==> flow/design.v <==
module clk_ctrl
(
	input				wire				clk_i					,
	input				wire				rstn_i				,	
	input				wire	[15:0]	freq						,
	output			reg				dds1_o					,
	output			reg				dds_o						
);
reg	[31:0]	cnt;
wire	[63:0]	add;
assign add =freq*32'd4294967295/16'd30000;
always@(posedge clk_i or negedge rstn_i)
	if(rstn_i ==1'b0)
		cnt <=32'd0;
	else
		cnt <=cnt +add; 
always@(posedge clk_i or negedge rstn_i)
	if(rstn_i ==1'b0)
		dds_o <=1'b0;
	else if(cnt >=32'd2147483648)
		dds_o <=1'b1;
	else
		dds_o <=1'b0;		
reg	[31:0]	cnt1;
wire	[63:0]	add1;
assign add1 =(freq/8'd36)*32'd4294967295/16'd3000;
always@(posedge clk_i or negedge rstn_i)
	if(rstn_i ==1'b0)
		cnt1 <=32'd0;
	else
		cnt1 <=cnt1 +add1; 
always@(posedge clk_i or negedge rstn_i)
	if(rstn_i ==1'b0)
		dds1_o <=1'b0;
	else if(cnt1 >=32'd2147483648)
		dds1_o <=1'b1;
	else
		dds1_o <=1'b0;		
endmodule
==> flow/config.mk <==
export PLATFORM = sky130hd
export DESIGN_NAME = clk_ctrl
export DESIGN_NICKNAME = clk_ctrl
export VERILOG_FILES = /design/flow/design.v
export SDC_FILE = /design/flow/constraint.sdc
export NUM_CORES = 4
export LEC_CHECK = 0
export ABC_AREA = 1
export CAP_MARGIN = 30
export CELL_PAD_IN_SITES_DETAIL_PLACEMENT = 1
export CORE_ASPECT_RATIO = 0.93
export CORE_MARGIN = 2
export CORE_UTILIZATION = 29
export CTS_CLUSTER_DIAMETER = 187
export GPL_ROUTABILITY_DRIVEN = 0
export HOLD_SLACK_MARGIN = 0.12
export MAX_ROUTING_LAYER = met5
export MIN_ROUTING_LAYER = met2
export SETUP_SLACK_MARGIN = 5.0
export SLEW_MARGIN = 20
export TNS_END_PERCENT = 55
==> flow/constraint.sdc <==
create_clock -name core_clock -period 45.4 [get_ports {clk_i}]
set_input_delay 9.0800 -clock core_clock [delete_from_list [all_inputs] [get_ports {clk_i}]]
set_output_delay 9.0800 -clock core_clock [all_outputs]
set_load 0.01 [all_outputs]
run.sh (not shown) runs the stock make flow with config.mk's settings and CLKGATE_MAP_FILE=.
The starting point ended with an error in global routing (5_1_grt).
==> next run, changes <==
==> flow/config.mk (replaced) <==
export PLATFORM = sky130hd
export DESIGN_NAME = clk_ctrl
export DESIGN_NICKNAME = clk_ctrl
export VERILOG_FILES = /design/flow/design.v
export SDC_FILE = /design/flow/constraint.sdc
export NUM_CORES = 4
export LEC_CHECK = 0
export CAP_MARGIN = 20
export CORE_MARGIN = 2
export CORE_UTILIZATION = 9
export SLEW_MARGIN = 20
==> flow/constraint.sdc (replaced) <==
create_clock -name core_clock -period 72.1 [get_ports {clk_i}]
set_input_delay 14.4200 -clock core_clock [delete_from_list [all_inputs] [get_ports {clk_i}]]
set_output_delay 14.4200 -clock core_clock [all_outputs]
set_load 0.01 [all_outputs]
Result:
- This time the run passed the timing, design-rule and antenna checks
- die area climbs to 3.5 times its value
- synthesized cell count drops by 9.5%
- synthesized area climbs by 8.5%
==> next run, changes <==
--- a/flow/config.mk
+++ b/flow/config.mk
@@ -8,0 +9 @@
+export CORE_ASPECT_RATIO = 0.53
@@ -10 +11,2 @@
-export CORE_UTILIZATION = 9
+export CORE_UTILIZATION = 71
+export MAX_ROUTING_LAYER = met4
==> flow/constraint.sdc (replaced) <==
create_clock -name core_clock -period 62.4 [get_ports {clk_i}]
set_input_delay 12.4800 -clock core_clock [delete_from_list [all_inputs] [get_ports {clk_i}]]
set_output_delay 12.4800 -clock core_clock [all_outputs]
set_load 0.01 [all_outputs]
Now the flow stopped in global routing (5_1_grt) on GRT-0232.
Die size decreases by 87%.
Area after synthesis does not change.
Synthesized cell count does not change.
==> next run, changes <==
--- a/flow/config.mk
+++ b/flow/config.mk
@@ -9 +8,0 @@
-export CORE_ASPECT_RATIO = 0.53
@@ -11,2 +10,2 @@
-export CORE_UTILIZATION = 71
-export MAX_ROUTING_LAYER = met4
+export CORE_UTILIZATION = 40
+export HOLD_SLACK_MARGIN = 0.2
==> flow/constraint.sdc (replaced) <==
create_clock -name core_clock -period 90.8 [get_ports {clk_i}]
set_input_delay 18.1600 -clock core_clock [delete_from_list [all_inputs] [get_ports {clk_i}]]
set_output_delay 18.1600 -clock core_clock [all_outputs]
set_load 0.01 [all_outputs]
The changed run finished clean.
Die size goes up by about 80%.
Synthesized area stays the same.
Synthesized cell count stays the same.

RTL: the design.v shown in full above, as it stands there.
make LEC_CHECK=0 ABC_AREA=1 CAP_MARGIN=20 CELL_PAD_IN_SITES_DETAIL_PLACEMENT=0 CORE_ASPECT_RATIO=0.93 CORE_MARGIN=2 CORE_UTILIZATION=72 CTS_CLUSTER_DIAMETER=341 CTS_CLUSTER_SIZE=95 GPL_ROUTABILITY_DRIVEN=1 HOLD_SLACK_MARGIN=0.29 MAX_ROUTING_LAYER=met4 PLACE_DENSITY=0.36 SETUP_SLACK_MARGIN=5.0 SLEW_MARGIN=20 TNS_END_PERCENT=55 finish   # period 67.6 ns
Change:
ABC_AREA = default   (was 1)
CORE_UTILIZATION = 71   (was 72)
CTS_CLUSTER_SIZE = 38   (was 95)
HOLD_SLACK_MARGIN = default   (was 0.29)
PLACE_DENSITY = default   (was 0.36)
SETUP_SLACK_MARGIN = 0.88   (was 5.0)
TNS_END_PERCENT = 5   (was 55)
clock period = 60.2 ns   (was 67.6 ns; I/O delays follow)
=>
- The changed run produced a layout that fails on negative setup slack
- worst setup slack is worse by 13 ns
- global-route usage increases by 8.8 points
- die size increases by 9.9%
- sequential share of layout area shrinks by 0.54 points
- count of clock-buffer cells in the layout went up by 1
Change:
CELL_PAD_IN_SITES_DETAIL_PLACEMENT = default   (was 0)
CORE_ASPECT_RATIO = default   (was 0.93)
CORE_UTILIZATION = 46   (was 71)
CTS_CLUSTER_DIAMETER = default   (was 341)
CTS_CLUSTER_SIZE = default   (was 38)
GPL_ROUTABILITY_DRIVEN = default   (was 1)
MAX_ROUTING_LAYER = default   (was met4)
SETUP_SLACK_MARGIN = default   (was 0.88)
TNS_END_PERCENT = default   (was 5)
clock period = 68.6 ns   (was 60.2 ns; I/O delays follow)
After rerunning: The changed run passed the timing, design-rule and antenna checks; wire length decreases by 18%; non-clock buffer count decreases by 989; area after synthesis is unchanged; cell count decreases by 4.7%.
Change:
CORE_UTILIZATION = 68   (was 46)
clock period = 57.4 ns   (was 68.6 ns; I/O delays follow)
Effect: The new run ran to the end with violations: negative setup slack. Die size goes down by a quarter to a third. Via count goes up by about a fifth. Synthesized area does not change. Setup slack degrades by 11 ns. Hold slack improves by 0.0052 ns. Clock-buffer cell count goes down by 3. Cell area goes up by about a fifth.
